[run.sh]
#!/bin/bash
# the make line also repeats each setting of config.mk as NAME=value (left out here)
make -C /OpenROAD-flow-scripts/flow DESIGN_CONFIG=/design/flow/config.mk WORK_HOME=/design/flow/orfs CLKGATE_MAP_FILE= finish
[config.mk]
export PLATFORM = sky130hd
export DESIGN_NAME = mips_pipeline
export DESIGN_NICKNAME = mips_pipeline
export VERILOG_FILES = /design/flow/design.v
export SDC_FILE = /design/flow/constraint.sdc
export NUM_CORES = 4
export LEC_CHECK = 0
export ABC_AREA = 0
export CAP_MARGIN = 40
export CELL_PAD_IN_SITES_GLOBAL_PLACEMENT = 0
export CORE_MARGIN = 2
export CORE_UTILIZATION = 72
export CTS_CLUSTER_DIAMETER = 314
export GPL_ROUTABILITY_DRIVEN = 1
export GPL_TIMING_DRIVEN = 1
export MAX_ROUTING_LAYER = met4
export PLACE_DENSITY = 0.41
export SETUP_SLACK_MARGIN = -1.0
export SLEW_MARGIN = 20
[constraint.sdc]
create_clock -name core_clock -period 11.5 [get_ports {clk}]
set_input_delay 2.3000 -clock core_clock [delete_from_list [all_inputs] [get_ports {clk}]]
set_output_delay 2.3000 -clock core_clock [all_outputs]
set_load 0.01 [all_outputs]
[design.v]
`timescale 1ns/1ns
module mux2x1( a, b, out, sel );
    input a, b, sel;
    output out;
    assign out = sel ? a : b;
endmodule
module mux2( sel, a, b, out );
    parameter bitwidth = 32 ;
    input  sel; 
    input  [bitwidth-1:0] a, b;
    output [bitwidth-1:0] out;
    assign out = sel ? a : b;
endmodule
module mux3( sel, a, b, c, out );
    parameter bitwidth = 32 ;
    input  [1:0]  sel; 
    input  [bitwidth-1:0] a, b, c;
    output [bitwidth-1:0] out;
    assign out = sel == 0 ? a : sel == 1 ? b : c;
endmodule
module add32(a, b, result);
    input  [31:0] a, b;
    output [31:0] result;
    assign result = a + b;
endmodule
module sign_extend( immed_in, ext_immed_out );
	input  [15:0] immed_in;
	output [31:0] ext_immed_out;
	assign ext_immed_out = { { 16{immed_in[15]} }, immed_in };
endmodule
module reg32(clk, rst, d_in, d_out );
    input  clk, rst;
    input  [31:0] d_in;
    output reg [31:0] d_out;
    always @(posedge clk) begin
        if (rst)
            d_out <= 32'b0;
      else 
            d_out <= d_in;
    end
endmodule
module ALU_Slice( a, b, cin, cout, inv, ctl, out );
    input a, b, cin, inv;
    input [2:0] ctl;
    output cout, out;
    wire and_out, or_out, fa_out;
    wire bx, e1, e2, e3;
    parameter ALU_add = 3'b010;
    parameter ALU_sub = 3'b110;
    parameter ALU_and = 3'b000;
    parameter ALU_or = 3'b001;
    parameter ALU_slt = 3'b111;
    and (and_out, a, b);
    or (or_out, a, b);
    xor (bx, b, inv);
    xor (e1, a, bx);
    and (e2, a, bx);
    and (e3, e1, cin);
    or (cout, e2, e3);
    xor (fa_out, e1, cin);
    assign out = ctl[1] ? fa_out : (ctl[0] ? or_out : and_out);
endmodule
`timescale 1ns/1ns
module Shifter( a, b, result );
    input [31:0] a, b;
    output [31:0] result;     
    wire[31:0] w[0:5];
    assign w[0] = a;
    genvar i, j;
    for( i = 0 ; i < 5 ; i = i + 1 ) begin
        for( j = 2**i-1 ; j >= 0 ; j = j - 1 )  
            mux2x1 mux( .a(1'b0), .b(w[i][j]), .out(w[i+1][j]), .sel(b[i]) );
        for( j = 2**i ; j < 32 ; j = j + 1 )
            mux2x1 mux( .a(w[i][j-2**i]), .b(w[i][j]), .out(w[i+1][j]), .sel(b[i]) );
    end
    assign result = w[5] ;  
endmodule
module ALU( ctl, a, b, result, zero );
    input [2:0]   ctl ;
    input [31:0]  a, b ;
    output [31:0] result ;
    output zero ;
    wire [31:0] c, ALUOut, ShifterOut;
    wire inv;
    parameter ALU_sll = 3'b011;
    parameter ALU_add = 3'b010;
    parameter ALU_sub = 3'b110;
    parameter ALU_and = 3'b000;
    parameter ALU_or = 3'b001;
    parameter ALU_slt = 3'b111;
    assign inv = (ctl == ALU_sub || ctl == ALU_slt);
    genvar i;
    ALU_Slice slice( .a(a[0]), .b(b[0]), .cin(inv), .cout(c[0]), .ctl(ctl), .out(ALUOut[0]), .inv(inv) );
    for(i = 1 ; i<32 ; i=i+1)
        ALU_Slice slice( .a(a[i]), .b(b[i]), .cin(c[i-1]), .cout(c[i]), .ctl(ctl), .out(ALUOut[i]), .inv(inv) );
    Shifter shifter( .a(a), .b(b), .result(ShifterOut) );
    assign result = ( ctl == ALU_sll ? ShifterOut :
                      ctl == ALU_slt ? {31'b0, ALUOut[31]} : ALUOut); 
    assign zero = (result == 32'b0);
endmodule
module alu_ctl(ALUOp, Funct, ALUOperation, DIVU, ALUSEL);
    input  [1:0] ALUOp;
    input  [5:0] Funct;
    output reg DIVU;
    output reg [1:0] ALUSEL;
    output reg [2:0] ALUOperation;
    parameter F_sll = 6'd0;
    parameter F_mfhi = 6'd10;
    parameter F_mflo = 6'd12;
    parameter F_divu = 6'd27;
    parameter F_add = 6'd32;
    parameter F_sub = 6'd34;
    parameter F_and = 6'd36;
    parameter F_or = 6'd37;
    parameter F_slt = 6'd42;
    parameter ALU_sll = 3'b011;
    parameter ALU_add = 3'b010;
    parameter ALU_sub = 3'b110;
    parameter ALU_and = 3'b000;
    parameter ALU_or = 3'b001;
    parameter ALU_slt = 3'b111;
    always @(*) begin
        ALUSEL = 2;
        DIVU = 1'b0;
        ALUOperation = ALU_and;
        case (ALUOp)
        2'b00 : ALUOperation = ALU_add;
        2'b01 : ALUOperation = ALU_sub;
        2'b11 : ALUOperation = ALU_or ;
        2'b10 : case (Funct)
                F_sll : ALUOperation = ALU_sll;
                F_add : ALUOperation = ALU_add;
                F_sub : ALUOperation = ALU_sub;
                F_and : ALUOperation = ALU_and;
                F_or : ALUOperation = ALU_or;
                F_slt : ALUOperation = ALU_slt;
                F_divu: DIVU = 1;
                F_mfhi: ALUSEL = 0;
                F_mflo: ALUSEL = 1;
                default : ALUOperation = ALU_and;
                endcase
        default ALUOperation = ALU_and;
        endcase
    end
endmodule
module control( opcode, RegDst, ALUSrc, MemtoReg, RegWrite, 
                MemRead, MemWrite, Branch, Jump, ALUOp, bne);
    input  [5:0] opcode;
    output reg RegDst, ALUSrc, MemtoReg, RegWrite, MemRead, MemWrite, Branch, Jump, bne;
    output reg [1:0] ALUOp;
    parameter R_FORMAT = 6'd0;
    parameter LW = 6'd35;
    parameter SW = 6'd43;
    parameter BEQ = 6'd4;
    parameter BNE = 6'd5;    
    parameter ORI = 6'd13;
	parameter J = 6'd2;
	parameter NOP = 6'd63;
    always @(*) begin
        case ( opcode )
            R_FORMAT : 
            begin
                RegDst = 1'b1; ALUSrc = 1'b0; MemtoReg = 1'b0; RegWrite = 1'b1; MemRead = 1'b0; 
                MemWrite = 1'b0; Branch = 1'b0; Jump = 1'b0; ALUOp = 2'b10; bne = 1'd0 ;
            end
            LW :
            begin
                RegDst = 1'b0; ALUSrc = 1'b1; MemtoReg = 1'b1; RegWrite = 1'b1; MemRead = 1'b1; 
                MemWrite = 1'b0; Branch = 1'b0; Jump = 1'b0; ALUOp = 2'b00; bne = 1'd0 ;
            end
            SW :
            begin
                RegDst = 1'b0; ALUSrc = 1'b1; MemtoReg = 1'b0; RegWrite = 1'b0; MemRead = 1'b0; 
                MemWrite = 1'b1; Branch = 1'b0; Jump = 1'b0; ALUOp = 2'b00; bne = 1'd0;
            end
            ORI :
            begin
                RegDst = 1'b0; ALUSrc = 1'b1; MemtoReg = 1'b0; RegWrite = 1'b1; MemRead = 1'b0; 
                MemWrite = 1'b0; Branch = 1'b0; Jump = 1'b0; ALUOp = 2'b11; bne = 1'd0;
            end
            BEQ :
            begin
                RegDst = 1'b0; ALUSrc = 1'b0; MemtoReg = 1'b0; RegWrite = 1'b0; MemRead = 1'b0; 
                MemWrite = 1'b0; Branch = 1'b1; Jump = 1'b0; ALUOp = 2'b01; bne = 1'd0;
            end
            BNE :
            begin
                RegDst = 1'b0; ALUSrc = 1'b0; MemtoReg = 1'b0; RegWrite = 1'b0; MemRead = 1'b0; 
                MemWrite = 1'b0; Branch = 1'b1; Jump = 1'b0; ALUOp = 2'b01; bne = 1'd1 ;
            end
            J :
            begin
                RegDst = 1'b0; ALUSrc = 1'b0; MemtoReg = 1'b0; RegWrite = 1'b0; MemRead = 1'b0; 
                MemWrite = 1'b0; Branch = 1'b0; Jump = 1'b1; ALUOp = 2'b01; bne = 1'd0 ;
            end
            NOP :
            begin
                RegDst=1'b0; ALUSrc=1'b0; MemtoReg=1'b0; RegWrite=1'b0; MemRead=1'b0; 
                MemWrite=1'b0; Branch=1'b0; Jump = 1'b0; ALUOp = 2'b00;  bne = 1'd0 ;
            end
            default
            begin
                RegDst=1'b0; ALUSrc=1'b0; MemtoReg=1'b0; RegWrite=1'b0; MemRead=1'b0; 
                MemWrite=1'b0; Branch=1'b0; Jump = 1'b0; ALUOp = 2'b00;  bne = 1'd0 ;
            end
        endcase
    end
endmodule
module Divider( clk, rst, a, b, result );
    input  clk, rst ;
    input  [31:0] a ;
    input  [31:0] b ;
    output [63:0] result ;
    reg [31:0] REM;
    reg [31:0] QUO;
    reg [31:0] div;
    reg [5:0]  counter;
    wire [32:0] part;
    wire [32:0] diff;
    assign part = {REM, QUO[31]};
    assign diff = part - {1'b0, div};
    always @( posedge clk ) begin
        if ( rst ) begin
            REM <= 32'd0;
            QUO <= a;
            div <= b;
            counter <= 6'd32;
        end
        else if ( counter != 6'd0 ) begin
            if ( part >= {1'b0, div} ) begin
                REM <= diff[31:0];
                QUO <= {QUO[30:0], 1'b1};
            end
            else begin
                REM <= part[31:0];
                QUO <= {QUO[30:0], 1'b0};
            end
            counter <= counter - 6'd1;
        end
    end
    assign result = {REM, QUO};
endmodule
module HiLo( clk, DivAns, HiOut, LoOut );
    input clk ;
    input [63:0] DivAns ;
    output [31:0] HiOut, LoOut ;
    reg [63:0] REM;
    always@( posedge clk )
        REM <= DivAns;
    assign HiOut = REM[63:32];
    assign LoOut = REM[31:0];
endmodule
module Hazard( clk, rst, stay, instr, instr_out );
    input clk, rst;
    input [31:0] instr;
    output [31:0] instr_out;
    output stay;
    reg [5:0] counter;
    reg [5:0] bubbles;
    wire [5:0] opcode;
    wire [5:0] funct;
    wire issue;
    assign opcode = instr[31:26];
    assign funct = instr[5:0];
    parameter instr_NOP = 32'hFC000000;
    always @(*) begin
        if (opcode == 6'd2 || opcode == 6'd4 || opcode == 6'd5)       
            bubbles = 6'd3;
        else if (opcode == 6'd0 && funct == 6'd27)                   
            bubbles = 6'd34;
        else if (opcode == 6'd0 || opcode == 6'd35 || opcode == 6'd13)  
            bubbles = 6'd3;
        else
            bubbles = 6'd0;
    end
    assign issue = (counter == 6'd0);
    assign instr_out = issue ? instr : instr_NOP;
    assign stay = ~issue;
    always @(posedge clk) begin
        if (rst)
            counter <= 6'd0;
        else if (issue)
            counter <= bubbles;
        else
            counter <= counter - 6'd1;
    end
endmodule
module reg_file(clk, RegWrite, RN1, RN2, WN, WD, RD1, RD2);
    input  clk, RegWrite;
    input  [4:0] RN1, RN2, WN;
    input  [31:0] WD;
    output [31:0] RD1, RD2; 
    wire[4:0] RN1, RN2;
    reg [31:0] RD1, RD2;
    reg [31:0] file_array[31:1];
    always @(*) begin
      RD1 = (RN1 == 5'd0) ? 32'd0 : file_array[RN1];
    end
    always @(*) begin
      RD2 = (RN2 == 5'd0) ? 32'd0 : file_array[RN2];
    end
    always @(posedge clk)
        if(RegWrite && WN != 0)
            file_array[WN] <= WD;
endmodule 
module reg_IF_ID( clk, rst, pc_incr, instr, pc_incr_out, instr_out );  
	input   clk, rst ;
	input  [31:0] pc_incr, instr;
    output reg [31:0] pc_incr_out, instr_out;
	always @(posedge clk)begin
		if (rst) begin
			pc_incr_out <= 32'd0;
			instr_out <= 32'd0;
		end
		else begin
			pc_incr_out <= pc_incr;
			instr_out <= instr;
		end
	end
endmodule
module reg_ID_EX( opcode, clk, rst, RegDst, ALUSrc, ALUOp, MemRead, MemWrite, Branch, MemtoReg, RegWrite, bne,
                  rfile_rd1, rfile_rd2, ext_immed, rt, rd, pc_incr,
                   opcode_out, RegDst_out, ALUSrc_out, ALUOp_out, MemRead_out, MemWrite_out, Branch_out, MemtoReg_out,RegWrite_out, bne_out,
                  rfile_rd1_out , rfile_rd2_out, ext_immed_out, rt_out, rd_out, pc_incr_out );
  input clk, rst, RegDst, ALUSrc, MemRead, MemWrite, Branch, MemtoReg, RegWrite, bne;
  input [1:0]  ALUOp;
  input [4:0]  rt, rd ;
  input [31:0] ext_immed, rfile_rd1, rfile_rd2, pc_incr ;  
  input[5:0] opcode;
  output reg [5:0] opcode_out;
  output reg RegDst_out, ALUSrc_out, MemRead_out, MemWrite_out, Branch_out, MemtoReg_out, RegWrite_out, bne_out;  
  output reg [1:0]  ALUOp_out;
  output reg [4:0] rt_out, rd_out ;
  output reg [31:0] ext_immed_out, rfile_rd1_out, rfile_rd2_out, pc_incr_out ;
    always @(posedge clk) begin
		if (rst) begin
			pc_incr_out <= 32'd0;
      opcode_out <= 6'd0;
            RegDst_out <= RegDst;
            ALUSrc_out <= 0;
            ALUOp_out <= 2'd0;
            MemWrite_out <=0;
            Branch_out <= 0;
            MemRead_out <= 0;
            MemtoReg_out <= 0;
            RegWrite_out <= 0;
            ext_immed_out <= 32;
            rt_out <= 5'd0;
            rd_out <= 5'd0;
            rfile_rd1_out <= 32'd0;
            rfile_rd2_out <= 32'd0;
            bne_out <= 1'd0;
		end
        else begin
  opcode_out <= opcode;
            RegDst_out <= RegDst;
            ALUSrc_out <= ALUSrc;
            ALUOp_out <= ALUOp;
            MemRead_out <= MemRead;
            MemWrite_out <= MemWrite;
            Branch_out <= Branch;
            MemtoReg_out <= MemtoReg;
            RegWrite_out <= RegWrite;
            ext_immed_out <= ext_immed;
            rt_out <= rt;
            rd_out <= rd;
            rfile_rd1_out <= rfile_rd1;
            rfile_rd2_out <= rfile_rd2;
            pc_incr_out <= pc_incr;  
            bne_out <= bne;
        end
	end
endmodule
module reg_EX_MEM( opcode, funct, clk,reset, 
                   RW, MtoR, MR, MW, Branch, bne,  
                   ext_immed, zero, aluANS, rd2, WN,b_tgt,   
                   opcode_out, funct_out, RW_out, MtoR_out, MR_out, MW_out, Branch_out, bne_out,  
                   ext_immed_out, zero_out, aluANS_out, rd2_out, WN_out, b_tgt_out );  
	input  clk,reset, bne;
	input RW, MtoR, MR, MW, Branch ;
  input[31:0] ext_immed, aluANS, rd2, b_tgt ;
  input[4:0] WN;
  input[5:0] funct, opcode ;
	input zero;
  output reg [5:0] funct_out, opcode_out ;
	output  RW_out, MtoR_out, MR_out, MW_out, Branch_out, bne_out;
    output[31:0] ext_immed_out, aluANS_out, rd2_out, b_tgt_out ;
    output[4:0] WN_out;
	output zero_out;
	reg  RW_out, MtoR_out, MR_out, MW_out, Branch_out;
	reg[31:0] ext_immed_out, aluANS_out, rd2_out, b_tgt_out;
  reg[4:0] WN_out;
  reg zero_out, bne_out ;  
    always @( posedge clk ) begin  
        opcode_out <= 5'd0;
        if(reset) begin
      funct_out <= 5'd0;
			ext_immed_out <=32'd0;
			zero_out <=1'd0;
			aluANS_out <=32'd0;
			rd2_out <=32'd0;
			WN_out <=5'd0;
			RW_out <=1'd0;
			MtoR_out <=1'd0;
			MR_out <=1'd0;
			MW_out <=1'd0;
            Branch_out <= 32'd0;
            bne_out <= 1'd0;
            b_tgt_out <= 1'd0;
		end
		else begin
      opcode_out <= opcode;
      funct_out <= funct;
			ext_immed_out<= ext_immed;
			zero_out<=zero;
			aluANS_out<=aluANS;
			rd2_out<=rd2;
			WN_out<=WN;
			RW_out<=RW;
			MtoR_out<=MtoR;
			MR_out<=MR;
			MW_out<=MW;
			Branch_out<=Branch;
            bne_out <= bne;
            b_tgt_out <= b_tgt;
		end
	end
endmodule
module reg_MEM_WB( opcode, funct, clk, rst, regWrite, memtoReg, dataMemrd, ALU_result, WN,
                   opcode_out, funct_out, regWrite_out, memtoReg_out, dataMemrd_out, ALU_result_out, WN_out) ;
    input clk, rst, regWrite, memtoReg ;
    input [4:0] WN;
    input [31:0] dataMemrd, ALU_result; 
  input[5:0] funct, opcode;
    output regWrite_out, memtoReg_out ;
    output [4:0] WN_out ;
    output [31:0] dataMemrd_out, ALU_result_out ;
  output reg [5:0] funct_out, opcode_out;
    reg  regWrite_out, memtoReg_out ;
    reg [4:0] WN_out ;
    reg [31:0] dataMemrd_out, ALU_result_out ;
    always@(posedge clk )begin
        if ( rst ) begin
          opcode_out <= 5'd0;
          funct_out <= 5'd0;
            regWrite_out <= 0;
            memtoReg_out <= 0; 
            dataMemrd_out <= 32'd0;
            ALU_result_out <= 32'd0;
            WN_out <= 5'd0;
        end 
        else begin
          opcode_out <= opcode;
            funct_out <= funct;
            regWrite_out <= regWrite;
            memtoReg_out <= memtoReg;
            dataMemrd_out <= dataMemrd;
            ALU_result_out <= ALU_result;
            WN_out <= WN;
        end
    end  
endmodule
    module mips_pipeline(clk, rst, imem_addr, imem_rdata, dmem_addr, dmem_wdata, dmem_we, dmem_rdata);
    input clk, rst;
    output [31:0] imem_addr;
    input  [31:0] imem_rdata;
    output [31:0] dmem_addr, dmem_wdata;
    output dmem_we;
    input  [31:0] dmem_rdata;
    wire [31:0] pc, pc_incr, ID_pc_incr, pc_next, dmem_rdata_w, jump_addr, branch_addr, wd;
    wire [31:0] instr, ID_instr, IF_instr;
    wire [31:0] alu_b, b_tgt, EX_b_tgt;
    wire RegWrite, Branch, PCSrc, RegDst, MemtoReg, MemRead, MemWrite, ALUSrc, Zero, Jump, bne, ID_RegWrite;
    wire [1:0] ALUOp;
    wire [2:0] Operation;
    reg32 PC( .clk(clk), .rst(rst), .d_in(pc_next), .d_out(pc) );
    wire stay;
    wire[31:0] pc_add;
    assign imem_addr = pc;
    assign IF_instr = imem_rdata;
    Hazard hazard( .clk(clk), .rst(rst), .stay(stay), .instr(IF_instr), .instr_out(instr) );
    add32 PCADD( .a(pc), .b(32'd4), .result(pc_incr) );  
    mux2 #(32) STMUX( .sel(stay), .a(pc), .b(pc_incr), .out(pc_add) );
    mux2 #(32) PCMUX( .sel(PCSrc), .a(b_tgt), .b(pc_add), .out(branch_addr) );
    mux2 #(32) JMUX( .sel(Jump), .a(jump_addr), .b(branch_addr), .out(pc_next) );
      reg_IF_ID REG_IF_ID( .clk(clk), .rst(rst), .pc_incr(pc_incr), .instr(instr), .pc_incr_out(ID_pc_incr),   .instr_out(ID_instr));
    wire [1:0] EX_ALUOp;
    wire [5:0] opcode;
    wire [4:0] rs, rt, rd, wn;
    wire [15:0] immed;
    wire [25:0] jumpoffset;
    wire [31:0] ext_immed, EX_pc_incr, EX_instr;
    wire [31:0] rd1, rd2;
    wire ID_MemWrite, EX_RegDst, EX_ALUSrc, EX_MemRead, EX_MemWrite, EX_Branch, EX_MemtoReg, EX_RegWrite;
    assign opcode = ID_instr[31:26];
    assign rs = ID_instr[25:21];
    assign rt = ID_instr[20:16];
    assign rd = ID_instr[15:11];
    assign immed = ID_instr[15:0];
    assign jumpoffset = ID_instr[25:0];
    assign jump_addr = { ID_pc_incr[31:28], jumpoffset, 2'b00 };
    sign_extend SignExtend( .immed_in(immed), .ext_immed_out(ext_immed) );
	reg_file RegFile( .clk(clk), .RegWrite(RegWrite), .RN1(rs), .RN2(rt), .WN(wn), 
					  .WD(wd), .RD1(rd1), .RD2(rd2) );
    control CTL(.opcode(opcode), .RegDst(RegDst), .ALUSrc(ALUSrc), .MemtoReg(MemtoReg), 
                .RegWrite(ID_RegWrite), .MemRead(MemRead), .MemWrite(ID_MemWrite), .Branch(Branch), 
              .Jump(Jump), .ALUOp(ALUOp), .bne(bne));
      wire [5:0] EX_opcode;
    wire EX_bne;
    wire [4:0]  EX_wn, EX_rd, EX_rt;
    wire [31:0] EX_ext_immed, EX_rd1, EX_rd2;
      reg_ID_EX REG_ID_EX(.opcode(opcode), .clk(clk), .rst(rst), .RegDst(RegDst), .ALUSrc(ALUSrc), .ALUOp(ALUOp), .MemRead(MemRead), .MemWrite(ID_MemWrite), .Branch(Branch), .MemtoReg(MemtoReg), .RegWrite(ID_RegWrite), .bne(bne), .rfile_rd1(rd1), .rfile_rd2(rd2), .ext_immed(ext_immed), .rt(rt), .rd(rd), .pc_incr(ID_pc_incr),
                         .opcode_out(EX_opcode),.RegDst_out(EX_RegDst), .ALUSrc_out(EX_ALUSrc), .ALUOp_out(EX_ALUOp), 
                         .MemRead_out(EX_MemRead), .MemWrite_out(EX_MemWrite), .Branch_out(EX_Branch),     
                         .MemtoReg_out(EX_MemtoReg),.RegWrite_out(EX_RegWrite), 
                        .bne_out(EX_bne) , .rfile_rd1_out(EX_rd1), .rfile_rd2_out(EX_rd2),   .ext_immed_out(EX_ext_immed), 
                         .rt_out(EX_rt), .rd_out(EX_rd), .pc_incr_out(EX_pc_incr) );
    wire MEM_zero, MEM_bne, DIVU ;
    wire [1:0] ALUSEL;
    wire [5:0] MEM_funct, funct, MEM_opcode;
    wire [4:0] MEM_shamt, shamt, MEM_wn;
    wire [31:0] MEM_ext_immed, MEM_pc_incr, MEM_instr;  
    wire [31:0] MEM_rd1, MEM_rd2, MEM_aluANS, MEM_result ;  
    wire MEM_RegDst, MEM_ALUSrc, MEM_MemRead, MEM_MemWrite, MEM_Branch, MEM_MemtoReg;
    wire [63:0] div_out ;
    wire [31:0] hi, lo, alu_out;
    wire [31:0] result, b_offset; 
    assign funct = EX_ext_immed[5:0]; 
    assign shamt = EX_ext_immed[10:6];
    assign b_offset = EX_ext_immed << 2;  
      add32 BRADD( .a(EX_pc_incr), .b(b_offset), .result(EX_b_tgt) ); 
    mux2 #(32) ALUMUX( .sel(EX_ALUSrc), .a(EX_ext_immed), .b(EX_rd2), .out(alu_b) );  
    alu_ctl ALUCTL( .ALUOp(EX_ALUOp), .Funct(funct), .ALUOperation(Operation), .DIVU(DIVU), .ALUSEL(ALUSEL) );  
    Divider divider( .clk(clk), .rst(DIVU), .a(EX_rd1), .b(EX_rd2), .result(div_out) );
    HiLo HILO( .clk(clk), .DivAns(div_out), .HiOut(hi), .LoOut(lo) );
      ALU alu( .ctl(Operation), .a(EX_rd1), .b(alu_b), .result(alu_out), .zero(Zero)); 
      mux3 ALURMUX( .sel(ALUSEL), .a(hi), .b(lo), .c(alu_out), .out(result) );     
      mux2 #(5)  RFMUX( .sel(EX_RegDst), .a(EX_rd), .b(EX_rt), .out(EX_wn) );  
      reg_EX_MEM REG_EX_MEM( .opcode(EX_opcode), .funct(funct),  .clk (clk) , .reset(rst), .RW(EX_RegWrite), .MtoR(EX_MemtoReg), .MR(EX_MemRead), .MW(EX_MemWrite),.Branch(EX_Branch), .bne(EX_bne), .ext_immed(EX_ext_immed), .zero(Zero), .rd2(EX_rd2), .WN(EX_wn), .aluANS(result), .b_tgt(EX_b_tgt), 
                            .opcode_out(MEM_opcode), .funct_out(MEM_funct), .RW_out(MEM_RegWrite), .MtoR_out(MEM_MemtoReg), .MR_out(MEM_MemRead), .MW_out(MEM_MemWrite), .Branch_out(MEM_Branch), .bne_out(MEM_bne),                       .ext_immed_out(MEM_ext_immed), .zero_out(MEM_zero), .aluANS_out(MEM_result), .rd2_out(MEM_rd2), .WN_out(MEM_wn), .b_tgt_out(b_tgt) ) ;
    wire[5:0]  WB_opcode;
    wire[31:0] WB_dataMemrd, WB_result;
    wire WB_Branch, WB_MemtoReg, MEM_cmp;
    wire [4:0] MUX;
      wire [5:0] WB_funct;
    xor (MEM_cmp, MEM_bne, MEM_zero);
    and BRAND(PCSrc, MEM_cmp, MEM_Branch);
      assign dmem_addr = MEM_result;
      assign dmem_wdata = MEM_rd2;
      assign dmem_we = MEM_MemWrite;
      assign dmem_rdata_w = dmem_rdata;
      reg_MEM_WB REG_MEM_WB( .opcode(MEM_opcode), .funct(MEM_funct), .clk(clk), .rst(rst), .regWrite(MEM_RegWrite), .memtoReg(MEM_MemtoReg), .dataMemrd(dmem_rdata_w), .ALU_result(MEM_result), .WN(MEM_wn), .opcode_out(WB_opcode), .funct_out(WB_funct), .regWrite_out(RegWrite), .memtoReg_out(WB_MemtoReg), .dataMemrd_out(WB_dataMemrd), .ALU_result_out(WB_result), .WN_out(wn) ) ;
    mux2 #(32) WRMUX(  .sel(WB_MemtoReg), .a(WB_dataMemrd), .b(WB_result), .out(wd) );  
endmodule
==> reports/results.tsv, run 1 <==
metric	value	unit
status	failed layout checks	
Layout Check Fails	setup timing	
final hold violations	0	
DRT antenna net count	0	
Place WS	-1480	ps
total CTS buffers	156	
worst setup margin	-1470	ps
Latency at later pin	800	ps
worst-path fanout max	3	
logic area	28400	um2
fp_density	0.727	
die area	102000	um2
Worst slew margin	0.247	
OpenROAD warnings	48	
chip width	319	um
Power Sequential	7450	uW
worst hold start	divider.QUO[25]	
Routed Wire Length	235000	um
Fillers	4943	
AO/OA Area Share	0.0832	
sequential cell area	41900	um2
ys cells	5253	
Top power group	registers	
max-slew violations	0	
Setup Skew	46.2	ps
Worst setup EP type	flip-flop	
Final GP Congestion	1.01	
CP startpoint kind	flip-flop	
Synth Area in Adders	0.0237	
IO Port Bufs	162	
reg-to-reg endpoint	REG_EX_MEM.zero_out	
Hold Crit Endpoint	HILO.REM[25]	
Comb. pwr	5250	uW
instance count on the critical path	39	
worst vdd ir	0.222	mV
Worst setup startpoint	REG_ID_EX.ext_immed_out[2]	
count of library flops with an enable pin	1056	
Top FF cell, synth	edfxtp_1	
Synth flops	1565	
Simple Share, Synth	0.0802	
final setup TNS	-6430	ps
CTS tree	built	
via count	51000	
vias in the first global route	51700	
Gate power share	0.294	
clock share of power	0.289	
CTS H-Tree Depth	4	
First-pass DRT Iterations	8	
peak per-stage delay on the critical path	390	ps
cells on worst reg2reg path	39	
worst hold path class	flip-flop to flip-flop	
P_int	11800	uW
clk buf depth	3	
cell taking the most area after synthesis	edfxtp_1	
Clk. pwr	5170	uW
top cells, area	edfxtp_1 44%, dfxtp_1 14%, mux4_2 13%	
Yosys warnings	13	
Setup CP Type	flip-flop to flip-flop	
Static Leakage	0.0271	uW
Critical Path Sink	REG_EX_MEM.zero_out	
register area share after synthesis	0.586	
initial antenna violation count	11	
PwrDens	222	nW/um2
num ports	163	
RSZ-0062 raised after global routing	true	
wire length per cell	34.5	um
XOR/XNOR Area Share	0.0148	
Max Clock Freq	0.0771	GHz
crit-path leading delay family	adder cells	
First DRT Iteration DRCs	8099	
reg2reg setup slack	-1470	ps
post-synthesis cell count	5253	
first-pass GRT wire length	340000	um
Placeable Area	98400	um2
synthesis area per yosys	71500	um2
sequential share of power	0.417	
total grt overflow	0	
sw power	6110	uW
# rows	115	
synth-to-layout area growth	12.5	%
nets@finish	5556	
Max-Cap Viols	0	
Top logic family	multiplexers	
crit path DRT	12210	ps
Syn Area/Cell	13.6	um2
DIE HEIGHT	319	um
final setup vio count	7	
synthesized area	71500	um2
post-layout min period	12970	ps
All-Layer GR Usage	0.474	
Hold Path Depth	0	
Sw Share	0.342	
largest net degree at the start of global routing	122	
Clock transition at path regs	70	ps
Via density	7.48	
share of flip-flops with an asynchronous set or reset	0	
crit path DAT	13680	ps
measured slew at the worst slew-check pin	1130	ps
reg-to-reg startpoint	REG_ID_EX.ext_immed_out[2]	
syn_nets	5419	
clk sinks	1565	
Crit path top cell by count	fa_2	
Top cell area share	0.443	
Unique masters post-synth	81	
count leader, synth	edfxtp_1	
Final HPWL DP	139000	um
# DRC	0	
Mux area share	0.188	
cycle use final	1.13	
Crit-path slowest cell	fa_2	
synth cell count leaders	1056 x edfxtp_1, 509 x dfxtp_1, 490 x nor2_1	
CP bufs+invs	0	
Root Buffer	clkbuf_16	
[repair_timing]
item / 4_1_cts / 5_1_grt
endpoints found under the setup margin: 3 / 4
gates resized: 3 / 9
pin swaps: 3 / 7
hold buffers: 0 / 0
buffers inserted: 3 / 0
[metrics by stage]
stage               utilization  instances  instance area (um2)  total power, uW  hold slack [ps]
finish                    0.817       6811                80400            17900              364
floorplan                     -       5253                71700            10600              348
global route              0.817       6809                80400            18300              374
CTS                       0.814       6783                80100            17600              368
detailed placement        0.763       6497                75100            12500              356
global placement          0.760       6472                74800            12300              349
[metal layers]
| metal | global-route usage | vias to the layer above | wire [um] |
|---|---|---|---|
| met5 | - | - | 0 |
| met2 | 0.709 | 4690 | 108000 |
| li1 | - | 20400 | - |
| met3 | 0.143 | 1308 | 34100 |
| met1 | 0.566 | 24600 | 75400 |
| met4 | 0.305 | 0 | 17800 |
[cell type report]
cell class              instances  area share
inverters                      85     0.00400
repair buffers                336      0.0393
clock buffers                 214      0.0532
well taps                    1287      0.0200
multi-input cells            3246       0.353
diodes                          8    0.000249
clock inverters                70     0.00885
flip-flops and latches       1565       0.521
==> inputs of run 2 (changes only) <==
Settings changed: ABC_AREA 0 to not set, CELL_PAD_IN_SITES_DETAIL_PLACEMENT set to 0, CORE_ASPECT_RATIO set to 0.7, CORE_UTILIZATION 72 to 39, CTS_CLUSTER_DIAMETER 314 to not set, GPL_TIMING_DRIVEN 1 to not set, MIN_ROUTING_LAYER set to met2, PLACE_DENSITY 0.41 to 0.37, SETUP_SLACK_MARGIN -1.0 to -0.93, TNS_END_PERCENT set to 80.
Clock period 11.5 ns to 21.1 ns, I/O delays scaled along.
==> run 2 against run 1 <==
Effect of this change: the run now finishes clean; largest power group unchanged; final cell count is 19% higher; clock skew is 4.6 ps lower; sequential share of layout area is 1.6 points lower; power is 43% lower; critical path depth is 2 higher.
==> reports/results.tsv, run 2 <==
metric	value	unit	change
P_int	6520	uW	-45%
worst vdd ir	0.0904	mV	-59%
Crit path top cell by count	fa_1		
synth-to-layout area growth	16.0	%	
clk sinks	1565		unchanged
Max-Cap Viols	0		unchanged
Root Buffer	clkbuf_16		
status	complete, no violations		
clk buf depth	3		unchanged
reg-to-reg endpoint	REG_EX_MEM.zero_out		
wire length per cell	34.4	um	-0.36%
fp_density	0.393		-0.334
post-layout min period	17860	ps	+4890 ps
First-pass DRT Iterations	10		+2
total grt overflow	0		unchanged
Setup Skew	41.6	ps	-4.59 ps
CTS tree	built		
CP bufs+invs	1		+1
nets@finish	5609		+0.95%
Via density	7.87		+5.2%
Top FF cell, synth	edfxtp_1		
First DRT Iteration DRCs	10500		+30%
Worst setup EP type	flip-flop		
final hold violations	0		unchanged
worst hold start	divider.QUO[7]		
final core utilization	0.456		-0.362
DIE HEIGHT	362	um	+14%
Static Leakage	0.0277	uW	+2.0%
Placeable Area	182000	um2	+85%
ys cells	5253		unchanged
synthesized area	71500	um2	unchanged
Max Clock Freq	0.0560	GHz	-27%
Hold Crit Endpoint	HILO.REM[7]		
post-cts resize count	0		-3
peak per-stage delay on the critical path	820	ps	+430 ps
Synth Area in Adders	0.0237		unchanged
Latency at later pin	850	ps	+50 ps
# Post-CTS Setup Buffers	0		-3
IO Port Bufs	162		unchanged
DRT antenna net count	0		unchanged
cell taking the most area after synthesis	edfxtp_1		
Hold Path Depth	0		unchanged
Clk. pwr	2990	uW	-42%
Unique masters post-synth	81		unchanged
crit path DAT	18640	ps	+4960 ps
crit-path leading delay family	adder cells		
Top cell area share	0.443		unchanged
first-pass GRT wire length	386000	um	+14%
Power Sequential	4100	uW	-45%
count leader, synth	edfxtp_1		
crit path DRT	21880	ps	+9670 ps
Syn Area/Cell	13.6	um2	unchanged
final setup TNS	0	ps	+6430 ps
via count	63600		+25%
OpenROAD warnings	37		-23%
Fillers	16300		+230%
Worst setup startpoint	REG_ID_EX.ALUSrc_out		
Post-CTS Hold Fix Bufs	0		unchanged
measured slew at the worst slew-check pin	1100	ps	-25.2 ps
Top logic family	multiplexers		
hold slack	367	ps	+3.39 ps
Gate power share	0.305		+0.011
placed insts	7714		+19%
sw power	3690	uW	-40%
Sw Share	0.361		+0.0194
Final GP Congestion	1.04		+3.2%
AO/OA Area Share	0.0832		unchanged
reg2reg setup slack	3240	ps	+4710 ps
PwrDens	123	nW/um2	-45%
Crit-path slowest cell	dfxtp_2		
Yosys warnings	13		unchanged
Worst slew margin	0.264		+0.0168
synth cell count leaders	1056 x edfxtp_1, 509 x dfxtp_1, 490 x nor2_1		
num ports	163		unchanged
share of flip-flops with an asynchronous set or reset	0		unchanged
instance count on the critical path	41		+5.1%
register area share after synthesis	0.586		unchanged
reg-to-reg startpoint	REG_ID_EX.ALUSrc_out		
Critical Path Sink	REG_EX_MEM.zero_out		
die area	187000	um2	+83%
worst hold path class	flip-flop to flip-flop		
All-Layer GR Usage	0.460		-0.0146
cycle use final	0.846		-0.282
final setup vio count	0		-7
largest net degree at the start of global routing	200		+64%
cells on worst reg2reg path	41		+5.1%
RSZ-0062 raised after global routing	false		
initial antenna violation count	2		-9
Mux area share	0.188		unchanged
syn_nets	5419		unchanged
Cell Count, Final, Fillers Out	8078		+19%
Final HPWL DP	171000	um	+23%
chip width	516	um	+62%
# DRC	0		unchanged
Synth flops	1565		unchanged
# rows	131		+14%
Comb. pwr	3110	uW	-41%
sequential share of power	0.402		-0.015
clock share of power	0.293		+0.004
worst-path fanout max	32		+29
Clock transition at path regs	70	ps	about the same
post-synthesis cell count	5253		unchanged
Simple Share, Synth	0.0802		unchanged
Top power group	registers		
count of library flops with an enable pin	1056		unchanged
XOR/XNOR Area Share	0.0148		unchanged
CTS H-Tree Depth	4		unchanged
synthesis area per yosys	71500	um2	unchanged
total CTS buffers	163		+4.5%
max-slew violations	0		unchanged
CP startpoint kind	flip-flop		
vias in the first global route	71000		+37%
Routed Wire Length	278000	um	+18%
top cells, area	edfxtp_1 44%, dfxtp_1 14%, mux4_2 13%		
Setup CP Type	flip-flop to flip-flop		
==> run 2: routing by layer <==
| layer | global-route usage | part of all wire | vias up |
|---|---|---|---|
| met2 | 0.487 | 0.47 | 20400 |
| li1 | - | - | 20400 |
| met5 | - | 0 | - |
| met1 | - | 0 | 21000 |
| met4 | 0.0816 | 0.065 | 0 |
| met3 | 0.650 | 0.47 | 1693 |
==> run 2: area by class of cell <==
type	instances	area (um2)	area share
multi-input cells	3246	28200	0.340
clock buffers	230	4560	0.0549
inverters	85	322	0.00388
flip-flops and latches	1565	41900	0.505
well taps	2460	3080	0.0371
repair buffers	382	4040	0.0487
clock inverters	64	689	0.00831
diodes	46	115	0.00139
==> run 2: through the flow <==
stage / setup slack, ps / total power (uW) / instance area [um2]
2_1_floorplan: 5450 / 5740 / 71500
3_3_place_gp: 3970 / 7000 / 76200
3_5_place_dp: 3820 / 7030 / 77300
4_1_cts: 3760 / 9950 / 82500
5_1_grt: 2690 / 10600 / 82900
6_report: 3240 / 10200 / 83000
==> inputs of run 3 (changes only) <==
Settings changed: CAP_MARGIN 40 to 15, CELL_PAD_IN_SITES_DETAIL_PLACEMENT 0 to 2, CELL_PAD_IN_SITES_GLOBAL_PLACEMENT 0 to 2, CORE_ASPECT_RATIO 0.7 to not set, CORE_MARGIN 2 to 8, CORE_UTILIZATION 39 to 19, CTS_CLUSTER_DIAMETER set to 263, GPL_ROUTABILITY_DRIVEN 1 to 0, GPL_TIMING_DRIVEN set to 1, HOLD_SLACK_MARGIN set to 0.21, MIN_ROUTING_LAYER met2 to not set, PLACE_DENSITY 0.37 to not set, PLACE_DENSITY_LB_ADDON set to 0.06, SETUP_SLACK_MARGIN -0.93 to 2.88, TNS_END_PERCENT 80 to not set.
Clock period 21.1 ns to 11.7 ns, I/O delays scaled along.
==> run 3 against run 2 <==
Effect of this change: the layout now fails its checks (setup timing); first-iteration DRC count fell by 72%; non-clock buffer count is 35 lower; count of clock-buffer cells in the layout is 77 higher; final cell count grew 32%; combinational power increased by 82%; power increased by 92%; critical path type unchanged; critical endpoint is now REG_EX_MEM.aluANS_out[31].
==> reports/results.tsv, run 3 <==
metric	value	unit	change
Placeable Area	375000	um2	+110%
ys cells	5253		unchanged
worst-path fanout max	4		-88%
total grt overflow	0		unchanged
Power Sequential	7390	uW	+80%
Root Buffer	clkbuf_16		
Unique masters post-synth	81		unchanged
sw power	6930	uW	+88%
First-pass DRT Iterations	5		-5
CTS H-Tree Depth	4		unchanged
Crit-path slowest cell	fa_2		
num ports	163		unchanged
Latency at later pin	920	ps	+70 ps
share of flip-flops with an asynchronous set or reset	0		unchanged
wire length per cell	32.3	um	-6.1%
worst hold path class	flip-flop to flip-flop		
register area share after synthesis	0.586		unchanged
synth-to-layout area growth	21.7	%	
initial antenna violation count	43		+41
DRT antenna net count	0		unchanged
post-route cell area	87000	um2	+4.8%
Clock transition at path regs	70	ps	about the same
synthesized area	71500	um2	unchanged
chip width	629	um	+22%
Worst setup EP type	flip-flop		
clk buf depth	4		+1
First DRT Iteration DRCs	2962		-72%
status	failed layout checks		
Hold Path Depth	0		unchanged
final hold violations	0		unchanged
OpenROAD warnings	32		-14%
count of library flops with an enable pin	1056		unchanged
clock share of power	0.333		+0.040
Yosys warnings	13		unchanged
worst vdd ir	0.121	mV	+34%
CTS tree	built		
PwrDens	225	nW/um2	+83%
Top logic family	multiplexers		
instance count on the critical path	42		+2.4%
syn_nets	5419		unchanged
first-pass GRT wire length	469000	um	+21%
RSZ-0062 raised after global routing	true		
post-layout min period	13310	ps	-4550 ps
CP startpoint kind	flip-flop		
top cells, area	edfxtp_1 44%, dfxtp_1 14%, mux4_2 13%		
Setup Skew	55.0	ps	+13.3 ps
cell taking the most area after synthesis	edfxtp_1		
All-Layer GR Usage	0.174		-0.286
count leader, synth	edfxtp_1		
Sw Share	0.355		-0.00674
measured slew at the worst slew-check pin	1180	ps	+71.4 ps
placed insts	10200		+33%
Worst slew margin	0.211		-0.0529
Post-CTS Hold Fix Bufs	0		unchanged
reg-to-reg startpoint	REG_ID_EX.ext_immed_out[2]		
largest net degree at the start of global routing	99		-51%
cycle use final	1.14		+0.291
P_int	12600	uW	+94%
reg-to-reg endpoint	REG_EX_MEM.aluANS_out[31]		
DIE HEIGHT	629	um	+74%
Crit path top cell by count	fa_2		
Via density	4.45		-43%
sequential share of power	0.378		-0.024
worst setup margin	-1610	ps	-4850 ps
Critical Path Sink	REG_EX_MEM.aluANS_out[31]		
Layout Check Fails	setup timing		
Synth Area in Adders	0.0237		unchanged
peak per-stage delay on the critical path	380	ps	-440 ps
IO Port Bufs	162		unchanged
final setup vio count	7		+7
# DRC	0		unchanged
nets@finish	5624		+0.27%
Syn Area/Cell	13.6	um2	unchanged
worst hold start	divider.QUO[16]		
Top power group	registers		
Synth flops	1565		unchanged
synthesis area per yosys	71500	um2	unchanged
Final HPWL DP	223000	um	+30%
total CTS buffers	213		+31%
reg2reg setup slack	-1610	ps	-4850 ps
# rows	225		+72%
Cell Count, Final, Fillers Out	10600		+32%
clk sinks	1565		unchanged
die area	396000	um2	+110%
synth cell count leaders	1056 x edfxtp_1, 509 x dfxtp_1, 490 x nor2_1		
Clk. pwr	6510	uW	+120%
crit-path leading delay family	adder cells		
Setup CP Type	flip-flop to flip-flop		
crit path DAT	14130	ps	-4510 ps
Top FF cell, synth	edfxtp_1		
Max-Cap Viols	0		unchanged
via count	47300		-26%
post-synthesis cell count	5253		unchanged
Fillers	40400		+150%
Max Clock Freq	0.0751	GHz	+34%
AO/OA Area Share	0.0832		unchanged
Hold Crit Endpoint	HILO.REM[16]		
fp_density	0.191		-0.202
cells on worst reg2reg path	42		+2.4%
Routed Wire Length	343000	um	+24%
vias in the first global route	52500		-26%
Worst setup startpoint	REG_ID_EX.ext_immed_out[2]		
Top cell area share	0.443		unchanged
Static Leakage	0.0280	uW	+1.4%
Gate power share	0.289		-0.016
Mux area share	0.188		unchanged
XOR/XNOR Area Share	0.0148		unchanged
Comb. pwr	5660	uW	+82%
Cell Area, Placed	80000	um2	+3.5%
Simple Share, Synth	0.0802		unchanged
crit path DRT	12520	ps	-9360 ps
CP bufs+invs	2		+1
max-slew violations	0		unchanged
==> run 3: timing repair <==
item | in CTS | in global routing
endpoints found under the hold margin | 0 | 0
setup buffers | 3 | 1
resized | 19 | 7
pin swaps | 9 | 7
endpoints found under the setup margin | 15 | 15
==> run 3: layer usage <==
layer | up-vias | track usage | wire length (um)
li1 | 20600 | - | -
met1 | 25600 | 0.225 | 156000
met2 | 769 | 0.295 | 169000
met3 | 353 | 0.0187 | 10200
met4 | 0 | 0.0344 | 7780
met5 | - | - | 0
==> run 3: area by class of cell <==
type / count / area, um2 / share of cell area
inverters: 85 / 323 / 0.00371
clock buffers: 307 / 6060 / 0.0696
multi-input cells: 3246 / 28500 / 0.328
clock inverters: 78 / 729 / 0.00838
well taps: 4994 / 6250 / 0.0718
flip-flops and latches: 1565 / 41900 / 0.482
repair buffers: 347 / 3140 / 0.0360
diodes: 12 / 30.0 / 0.000345
==> run 3: stage by stage <==
stage	setup TNS, ps	setup slack, ps	util	total power, uW	hold WS [ps]
finish	-6660	-1610	0.232	19600	361
global route	-8460	-1880	0.232	20600	379
CTS	-6750	-1610	0.232	20000	362
detailed placement	-6510	-1670	0.213	13300	356
global placement	-6430	-1770	0.213	13300	355
floorplan	-3450	-1010	-	10400	348
==> inputs of run 4 (changes only) <==
Settings changed: CAP_MARGIN 15 to 20, CELL_PAD_IN_SITES_DETAIL_PLACEMENT 2 to not set, CELL_PAD_IN_SITES_GLOBAL_PLACEMENT 2 to not set, CORE_MARGIN 8 to 2, CORE_UTILIZATION 19 to 72, CTS_CLUSTER_DIAMETER 263 to not set, CTS_CLUSTER_SIZE set to 25, GPL_ROUTABILITY_DRIVEN 0 to not set, GPL_TIMING_DRIVEN 1 to not set, HOLD_SLACK_MARGIN 0.21 to not set, MAX_ROUTING_LAYER met4 to not set, PLACE_DENSITY_LB_ADDON 0.06 to 0.0, SETUP_SLACK_MARGIN 2.88 to 2.53, TNS_END_PERCENT set to 5.
Clock period 11.7 ns to 8.49 ns, I/O delays scaled along.
==> run 4 against run 3 <==
Effect of this change: global-route usage grew 28 points; sequential power rose by 35%; power up 23%; critical path depth is 2 lower; sequential share of layout area up 4.0 points; register-to-register slack worse by 3100 ps; clock power is 4.9% higher; utilization rose by 58 points; the layout still fails its checks (setup timing); via count increased by 6.3%; clock skew fell by 5.0 ps; synthesized area unchanged; worst hold slack improved by 6.6 ps.
==> reports/results.tsv, run 4 <==
metric	value	unit	change
status	failed layout checks		
Layout Check Fails	setup timing		
hold slack	368	ps	+6.57 ps
synth cell count leaders	1056 x edfxtp_1, 509 x dfxtp_1, 490 x nor2_1		
PwrDens	300	nW/um2	+33%
Top FF cell, synth	edfxtp_1		
vias in the first global route	50500		-3.7%
synthesis area per yosys	71500	um2	unchanged
Power Sequential	10000	uW	+35%
total CTS buffers	154		-28%
count leader, synth	edfxtp_1		
Comb. pwr	7200	uW	+27%
Setup Skew	50.0	ps	-4.99 ps
Worst setup EP type	flip-flop		
ys cells	5253		unchanged
Max Clock Freq	0.0758	GHz	+0.84%
reg-to-reg endpoint	REG_EX_MEM.zero_out		
Gate power share	0.299		+0.010
synthesized area	71500	um2	unchanged
clock share of power	0.284		-0.049
largest net degree at the start of global routing	133		+34%
cells on worst reg2reg path	40		-4.8%
measured slew at the worst slew-check pin	1310	ps	+135 ps
AO/OA Area Share	0.0832		unchanged
RSZ-0062 raised after global routing	true		
sequential share of power	0.417		+0.039
via count	50300		+6.3%
share of flip-flops with an asynchronous set or reset	0		unchanged
CTS tree	built		
First-pass DRT Iterations	9		+4
Placeable Area	98400	um2	-74%
Top cell area share	0.443		unchanged
worst vdd ir	0.259	mV	+110%
initial antenna violation count	12		-72%
Routed Wire Length	229000	um	-33%
fp_density	0.727		+0.536
Clock transition at path regs	60	ps	about the same
Mux area share	0.188		unchanged
count of library flops with an enable pin	1056		unchanged
First DRT Iteration DRCs	8132		+170%
Max-Cap Viols	0		unchanged
final setup vio count	15		+8
# DRC	0		unchanged
clk buf depth	3		-1
crit-path leading delay family	adder cells		
first-pass GRT wire length	332000	um	-29%
Clk. pwr	6830	uW	+4.9%
P_int	15900	uW	+26%
Static Leakage	0.0270	uW	-3.6%
XOR/XNOR Area Share	0.0148		unchanged
Final GP Congestion	0.971		
num ports	163		unchanged
reg-to-reg startpoint	REG_ID_EX.ext_immed_out[4]		
nets@finish	5548		-1.4%
Worst slew margin	0.117		-0.0939
instance count on the critical path	40		-4.8%
Synth Area in Adders	0.0237		unchanged
worst hold start	divider.QUO[20]		
clk sinks	1565		unchanged
max-slew violations	0		unchanged
CP bufs+invs	0		-2
Worst setup startpoint	REG_ID_EX.ext_immed_out[4]		
post-synthesis cell count	5253		unchanged
register area share after synthesis	0.586		unchanged
Top logic family	multiplexers		
top cells, area	edfxtp_1 44%, dfxtp_1 14%, mux4_2 13%		
Critical Path Sink	REG_EX_MEM.zero_out		
wire length per cell	33.6	um	+4.1%
Unique masters post-synth	81		unchanged
synth-to-layout area growth	12.3	%	
Sw Share	0.339		-0.0157
Hold Path Depth	0		unchanged
chip width	319	um	-49%
reg2reg setup slack	-4710	ps	-3100 ps
crit path DRT	9200	ps	-3320 ps
syn_nets	5419		unchanged
DRT antenna net count	0		unchanged
Syn Area/Cell	13.6	um2	unchanged
Crit-path slowest cell	fa_2		
Setup CP Type	flip-flop to flip-flop		
All-Layer GR Usage	0.450		+0.277
Place WS	-4630	ps	-2950 ps
# Post-CTS Setup Buffers	0		-3
CP startpoint kind	flip-flop		
IO Port Bufs	162		unchanged
total grt overflow	0		unchanged
Fillers	5044		-88%
Hold Crit Endpoint	HILO.REM[20]		
Crit path top cell by count	fa_2		
Final HPWL DP	137000	um	-38%
cell taking the most area after synthesis	edfxtp_1		
crit path DAT	13910	ps	-220 ps
sw power	8150	uW	+18%
Top power group	registers		
# rows	115		-49%
OpenROAD warnings	42		+31%
worst-path fanout max	3		-1
Via density	7.40		+66%
DIE HEIGHT	319	um	-49%
Yosys warnings	13		unchanged
final hold violations	0		unchanged
cycle use final	1.55		+0.417
worst hold path class	flip-flop to flip-flop		
CTS H-Tree Depth	4		unchanged
post-layout min period	13200	ps	-110 ps
Root Buffer	clkbuf_16		
peak per-stage delay on the critical path	390	ps	about the same
die area	102000	um2	-74%
worst setup margin	-4710	ps	-3100 ps
Synth flops	1565		unchanged
Simple Share, Synth	0.0802		unchanged
Latency at later pin	820	ps	-100 ps
Post-CTS Hold Fix Bufs	0		unchanged
run 4: repair_timing:
item | in CTS | in global routing
resized | 19 | 12
endpoints found under the setup margin | 22 | 23
pin swaps | 12 | 6
run 4: metrics by stage:
stage,setup TNS (ps),cells,instance area [um2],power [uW],utilization
finish,-41460,6800,80300,24100,0.816
global route,-44880,6796,80300,24700,0.815
detailed placement,-40900,6513,75100,16900,0.763
CTS,-40610,6796,80200,23800,0.815
floorplan,-35810,5253,71700,14300,-
global placement,-39670,6513,75100,16800,0.763
run 4: layer usage:
layer / track usage / wire [um]
met1: 0.566 / 74500
met2: 0.692 / 105000
met3: 0.138 / 31800
met4: 0.277 / 17200
met5: 0 / 138
run 4: area by class of cell:
class,count,area (um2),share of cell area
Inverter,85,322,0.00401
Multi-Input combinational cell,3246,28500,0.355
Clock buffer,214,4290,0.0534
Sequential cell,1565,41900,0.522
Antenna cell,4,10.0,0.000125
Clock inverter,69,654,0.00815
Timing Repair Buffer,330,2940,0.0366
Tap cell,1287,1610,0.0201
==> inputs of run 5 (changes only) <==
Settings changed: CAP_MARGIN 20 to 25, CELL_PAD_IN_SITES_DETAIL_PLACEMENT set to 1, CORE_MARGIN 2 to 10, CORE_UTILIZATION 72 to 56, CTS_CLUSTER_SIZE 25 to 31, HOLD_SLACK_MARGIN set to 0.27, PLACE_DENSITY_LB_ADDON 0.0 to not set, SETUP_SLACK_MARGIN 2.53 to 0.95, SLEW_MARGIN 20 to 25, TNS_END_PERCENT 5 to 95.
Clock period 8.49 ns to 9.53 ns, I/O delays scaled along.
==> run 5 against run 4 <==
Effect of this change: still fails the layout checks on setup timing; design area increased by 1.2%; synthesized area unchanged; worst hold slack got worse by 5.1 ps; clock skew is 24 ps lower; register-to-register slack improved by 1300 ps; synthesized cell count is the same; count of clock-buffer cells in the layout up 12; clock power fell by 5.0%; maximum frequency grew 1.7%; sequential share of layout area fell by 0.60 points; routed wire length rose by 6.3%.
==> reports/results.tsv, run 5 <==
metric	value	unit	change
DIE HEIGHT	377	um	+18%
synth cell count leaders	1056 x edfxtp_1, 509 x dfxtp_1, 490 x nor2_1		
sequential share of power	0.411		-0.006
Critical Path Sink	REG_EX_MEM.aluANS_out[31]		
worst hold path class	flip-flop to flip-flop		
Max Clock Freq	0.0771	GHz	+1.7%
worst vdd ir	0.243	mV	-6.3%
Hold Crit Endpoint	HILO.REM[11]		
cell taking the most area after synthesis	edfxtp_1		
count of library flops with an enable pin	1056		unchanged
Sw Share	0.338		-0.00114
CP startpoint kind	flip-flop		
Mux area share	0.188		unchanged
CTS H-Tree Depth	4		unchanged
total grt overflow	0		unchanged
post-layout min period	12980	ps	-221 ps
Top power group	registers		
Setup Skew	25.6	ps	-24.4 ps
P_int	14500	uW	-8.8%
cells on worst reg2reg path	40		unchanged
RSZ-0062 raised after global routing	true		
reg-to-reg endpoint	REG_EX_MEM.aluANS_out[31]		
Placeable Area	127000	um2	+29%
reg2reg setup slack	-3450	ps	+1260 ps
crit path DRT	10190	ps	+990 ps
Crit path top cell by count	fa_2		
wire length per cell	33.7	um	+0.43%
Latency at later pin	810	ps	about the same
synthesis area per yosys	71500	um2	unchanged
ys cells	5253		unchanged
Top logic family	multiplexers		
Final GP Congestion	0.952		-2.0%
largest net degree at the start of global routing	185		+39%
Root Buffer	clkbuf_16		
Final HPWL DP	156000	um	+14%
AO/OA Area Share	0.0832		unchanged
final setup vio count	12		-3
worst setup margin	-3450	ps	+1260 ps
Static Leakage	0.0273	uW	+0.93%
nets@finish	5555		+0.13%
Fillers	11800		+130%
reg-to-reg startpoint	REG_ID_EX.ext_immed_out[2]		
sw power	7390	uW	-9.3%
fp_density	0.562		-0.164
PwrDens	270	nW/um2	-10%
OpenROAD warnings	41		-2.4%
synth-to-layout area growth	13.6	%	
vias in the first global route	50100		-0.75%
IO Port Bufs	162		unchanged
worst-path fanout max	3		unchanged
Crit-path slowest cell	fa_2		
Syn Area/Cell	13.6	um2	unchanged
worst hold start	divider.QUO[11]		
Simple Share, Synth	0.0802		unchanged
Worst slew margin	0.213		+0.0951
Setup CP Type	flip-flop to flip-flop		
share of flip-flops with an asynchronous set or reset	0		unchanged
CP bufs+invs	0		unchanged
total CTS buffers	164		+6.5%
First-pass DRT Iterations	5		-4
chip width	377	um	+18%
num ports	163		unchanged
synthesized area	71500	um2	unchanged
Layout Check Fails	setup timing		
# DRC	0		unchanged
Top FF cell, synth	edfxtp_1		
CTS tree	built		
status	failed layout checks		
Synth flops	1565		unchanged
top cells, area	edfxtp_1 44%, dfxtp_1 14%, mux4_2 13%		
# rows	131		+14%
via count	48800		-3.1%
Clock transition at path regs	70	ps	about the same
clk buf depth	3		unchanged
die area	142000	um2	+40%
Post-CTS Hold Fix Bufs	0		unchanged
Worst setup startpoint	REG_ID_EX.ext_immed_out[2]		
final hold violations	0		unchanged
Top cell area share	0.443		unchanged
Power Sequential	8990	uW	-10%
clock share of power	0.296		+0.012
register area share after synthesis	0.586		unchanged
Via density	6.78		-8.4%
All-Layer GR Usage	0.338		-0.113
first-pass GRT wire length	351000	um	+5.7%
initial antenna violation count	11		-1
XOR/XNOR Area Share	0.0148		unchanged
peak per-stage delay on the critical path	390	ps	about the same
Yosys warnings	13		unchanged
crit-path leading delay family	adder cells		
crit path DAT	13630	ps	-280 ps
Clk. pwr	6490	uW	-5.0%
Max-Cap Viols	0		unchanged
cycle use final	1.36		-0.193
Worst setup EP type	flip-flop		
clk sinks	1565		unchanged
First DRT Iteration DRCs	5455		-33%
Hold Path Depth	0		unchanged
max-slew violations	0		unchanged
Comb. pwr	6420	uW	-11%
hold slack	363	ps	-5.06 ps
instance count on the critical path	40		unchanged
count leader, synth	edfxtp_1		
Gate power share	0.293		-0.006
measured slew at the worst slew-check pin	1170	ps	-138 ps
Routed Wire Length	243000	um	+6.3%
final setup TNS	-25070	ps	+16400 ps
post-synthesis cell count	5253		unchanged
syn_nets	5419		unchanged
Unique masters post-synth	81		unchanged
Synth Area in Adders	0.0237		unchanged
DRT antenna net count	0		unchanged
-- run 5: metrics by stage --
stage	instance area [um2]	instances	total power, uW	worst slack [ps]	utilization
2_1_floorplan	71700	5253	12800	-3180	-
3_3_place_gp	75600	6878	15200	-3290	0.594
3_5_place_dp	75600	6880	15300	-3440	0.594
4_1_cts	81100	7189	21800	-3400	0.637
5_1_grt	81200	7193	22700	-3680	0.639
6_report	81200	7195	21900	-3450	0.639
-- run 5: final cells by class --
class,count,area (um2),share of cell area
repair buffers,327,2960,0.0364
inverters,85,322,0.00396
clock buffers,226,4720,0.0581
flip-flops and latches,1565,41900,0.516
clock inverters,82,703,0.00866
diodes,2,5.00,0.0000616
multi-input cells,3246,28500,0.351
well taps,1662,2080,0.0256
-- run 5: what timing repair did --
| action | in CTS | in global routing |
|---|---|---|
| pin swaps | 14 | 15 |
| setup buffers | 1 | 2 |
| gates resized | 7 | 19 |
| endpoints found under the setup margin | 15 | 15 |
-- run 5: routing by layer --
layer | vias up | share of wire | GRT usage
met2 | 2368 | 0.49 | 0.559
met4 | 10 | 0.051 | 0.154
met5 | - | 0.00028 | 0
met3 | 678 | 0.081 | 0.0621
met1 | 25300 | 0.38 | 0.433
li1 | 20400 | - | -
==> inputs of run 6 (changes only) <==
Settings changed: ABC_AREA set to 1, CAP_MARGIN 25 to 20, CELL_PAD_IN_SITES_DETAIL_PLACEMENT 1 to not set, CELL_PAD_IN_SITES_GLOBAL_PLACEMENT set to 3, CORE_ASPECT_RATIO set to 1.84, CORE_MARGIN 10 to 7, CORE_UTILIZATION 56 to 55, CTS_CLUSTER_SIZE 31 to 94, HOLD_SLACK_MARGIN 0.27 to not set, MAX_ROUTING_LAYER set to met5, MIN_ROUTING_LAYER set to met2, PLACE_DENSITY set to 0.6, SETUP_SLACK_MARGIN 0.95 to -0.03, SLEW_MARGIN 25 to 30, TNS_END_PERCENT 95 to not set.
Clock period 9.53 ns to 17.5 ns, I/O delays scaled along.
==> run 6 against run 5 <==
Effect of this change: the run now fails in global placement without I/O (3_1_place_gp_skip_io); synthesized cell count is 57% higher; synthesized area is 4.2% higher; die area is 2.8% higher.
==> reports/results.tsv, run 6 <==
metric	value	unit	change
DIE HEIGHT	513	um	+36%
count leader, synth	nand2_1		
Mux area share	0.00484		-0.183
register area share after synthesis	0.563		-0.0234
Placeable Area	135000	um2	+5.9%
synthesis area per yosys	74500	um2	+4.2%
share of flip-flops with an asynchronous set or reset	0		unchanged
Synth flops	1565		unchanged
chip width	285	um	-24%
# rows	183		+40%
XOR/XNOR Area Share	0.00988		-0.00494
AO/OA Area Share	0.177		+0.0941
top cells, area	edfxtp_1 43%, dfxtp_1 14%, o21ai_0 7.2%		
Stopped at	global placement without I/O (3_1_place_gp_skip_io)		
Syn Area/Cell	9.02	um2	-34%
Yosys warnings	13		unchanged
Simple Share, Synth	0.155		+0.0751
fp_density	0.553		-0.00900
First Error	[ERROR GPL-0301] Utilization 116.633 % exceeds 100%.		
Synth Area in Adders	0.0200		-0.00363
syn_nets	8427		+56%
die area	146000	um2	+2.8%
Unique masters post-synth	66		-19%
cell taking the most area after synthesis	edfxtp_1		
count of library flops with an enable pin	1056		unchanged
status	stopped before the end		
Top logic family	AND-OR/OR-AND gates		
synth cell count leaders	1392 x nand2_1, 1073 x o21ai_0, 1056 x edfxtp_1		
synthesized area	74500	um2	+4.2%
post-synthesis cell count	8261		+57%
ys cells	8261		+57%
Top FF cell, synth	edfxtp_1		
Top cell area share	0.426		-0.0177
==> inputs of run 7 (changes only) <==
Settings changed: ABC_AREA 1 to not set, CAP_MARGIN 20 to 5, CELL_PAD_IN_SITES_GLOBAL_PLACEMENT 3 to not set, CORE_ASPECT_RATIO 1.84 to 0.53, CORE_MARGIN 7 to 2, CORE_UTILIZATION 55 to 72, CTS_CLUSTER_SIZE 94 to 58, MAX_ROUTING_LAYER met5 to not set, MIN_ROUTING_LAYER met2 to not set, PLACE_DENSITY 0.6 to 0.64, SETUP_SLACK_MARGIN -0.03 to 2.43, SLEW_MARGIN 30 to 20.
Clock period 17.5 ns to 8.1 ns, I/O delays scaled along.
==> run 7 against run 6 <==
Effect of this change: now fails the layout checks on setup timing; die area decreased by 30%; synthesized cell count decreased by 36%; synthesized area down 4.0%.
==> reports/results.tsv, run 7 <==
metric	value	unit	change
die area	102000	um2	-30%
Synth flops	1565		unchanged
Syn Area/Cell	13.6	um2	+51%
Mux area share	0.188		+0.183
P_int	16600	uW	
first-pass GRT wire length	332000	um	
largest net degree at the start of global routing	233		
CTS tree	built		
synthesis area per yosys	71500	um2	-4.0%
clock share of power	0.271		
peak per-stage delay on the critical path	400	ps	
final setup vio count	17		
sequential share of power	0.417		
Top FF cell, synth	edfxtp_1		
GR Layer Usage met2	0.624		
Synth Area in Adders	0.0237		+0.00363
total CTS buffers	135		
ys cells	5253		-36%
final core utilization	0.812		
First DRT Iteration DRCs	8644		
status	failed layout checks		
Yosys warnings	13		unchanged
count leader, synth	edfxtp_1		
Comb. pwr	7850	uW	
Worst slew margin	0.148		
Setup Skew	35.4	ps	
synth-to-layout area growth	12.2	%	
crit path DAT	14080	ps	
initial antenna violation count	12		
Worst setup EP type	flip-flop		
Setup CP Type	flip-flop to flip-flop		
max-slew violations	0		
Power Sequential	10500	uW	
register area share after synthesis	0.586		+0.0234
syn_nets	5419		-36%
XOR/XNOR Area Share	0.0148		+0.00494
post-layout min period	13370	ps	
Clk. pwr	6840	uW	
worst hold path class	flip-flop to flip-flop		
crit path DRT	8810	ps	
CP bufs+invs	0		
share of flip-flops with an asynchronous set or reset	0		unchanged
Sw Share	0.343		
Unique masters post-synth	81		+23%
Crit path top cell by count	fa_2		
Max Clock Freq	0.0748	GHz	
count of library flops with an enable pin	1056		unchanged
Final GP Congestion	1.04		
Cell Count, Final, Fillers Out	6828		
via count	50600		
synth cell count leaders	1056 x edfxtp_1, 509 x dfxtp_1, 490 x nor2_1		
DIE HEIGHT	233	um	-55%
worst setup margin	-5270	ps	
GRT met1 Usage	0.651		
First-pass DRT Iterations	7		
Final HPWL DP	139000	um	
chip width	437	um	+53%
Simple Share, Synth	0.0802		-0.0751
Latency at later pin	800	ps	
vias in the first global route	49100		
Static Leakage	0.0270	uW	
cell taking the most area after synthesis	edfxtp_1		
reg2reg setup slack	-5270	ps	
grt peak-use layer	met1		
Worst setup startpoint	REG_ID_EX.ext_immed_out[4]		
All-Layer GR Usage	0.453		
Gate power share	0.311		
clk sinks	1565		
sw power	8650	uW	
reg-to-reg endpoint	REG_EX_MEM.zero_out		
worst-path fanout max	3		
worst hold start	divider.QUO[21]		
CP startpoint kind	flip-flop		
Crit-path slowest cell	nor4b_4		
Root Buffer	clkbuf_16		
hold slack	369	ps	
PwrDens	314	nW/um2	
Hold Path Depth	0		
reg-to-reg startpoint	REG_ID_EX.ext_immed_out[4]		
top cells, area	edfxtp_1 44%, dfxtp_1 14%, mux4_2 13%		
final hold violations	0		
IO Port Bufs	162		
Clock transition at path regs	70	ps	
Routed Wire Length	230000	um	
sequential cell area	41900	um2	
Via density	7.42		
synthesized area	71500	um2	-4.0%
crit-path leading delay family	adder cells		
AO/OA Area Share	0.0832		-0.0941
nets@finish	5551		
instance count on the critical path	40		
worst vdd ir	0.257	mV	
# DRC	0		
placed insts	6578		
RSZ-0062 raised after global routing	true		
Top cell area share	0.443		+0.0177
post-synthesis cell count	5253		-36%
CTS H-Tree Depth	4		
wire length per cell	33.8	um	
Top logic family	multiplexers		
Top power group	registers		
cycle use final	1.65		
Place WS	-5070	ps	
DRT antenna net count	0		
measured slew at the worst slew-check pin	1280	ps	
cells on worst reg2reg path	40		
M3 GR Usage	0.176		
fp_density	0.724		+0.171
Hold Crit Endpoint	HILO.REM[21]		
Layout Check Fails	setup timing		
logic area	28600	um2	
# rows	84		-54%
num ports	163		
Max-Cap Viols	0		
OpenROAD warnings	47		
Placeable Area	98800	um2	-27%
Critical Path Sink	REG_EX_MEM.zero_out		
clk buf depth	3		
total grt overflow	0		
Fillers	5212		
[run 7: per-layer routing]
layer  share of wire  vias up
met5         0.00030        -
met1            0.36    24700
li1                -    20300
met3            0.18      797
met4           0.045       10
met2            0.42     4756
[run 7: metrics by stage]
step / total power [uW] / area, um2 / setup TNS (ps)
finish: 25200 / 80200 / -49620
global route: 25900 / 80200 / -51670
CTS: 24700 / 80100 / -47720
detailed placement: 17900 / 75500 / -46700
global placement: 17800 / 75500 / -45820
floorplan: 15000 / 71700 / -41050
[run 7: layout make-up]
type,instances,share of cell area
Clock buffer,168,0.0463
Clock inverter,74,0.00984
Timing Repair Buffer,352,0.0394
Multi-Input combinational cell,3246,0.357
Inverter,85,0.00401
Tap cell,1333,0.0208
Antenna cell,5,0.000156
Sequential cell,1565,0.523
[run 7: repair_timing]
item / CTS / global route
hold buffers: 0 / 0
pin swaps: 10 / 3
endpoints found under the setup margin: 23 / 24
resized: 22 / 14
buffers inserted: 0 / 3
Power and IR drop assume default switching activity.
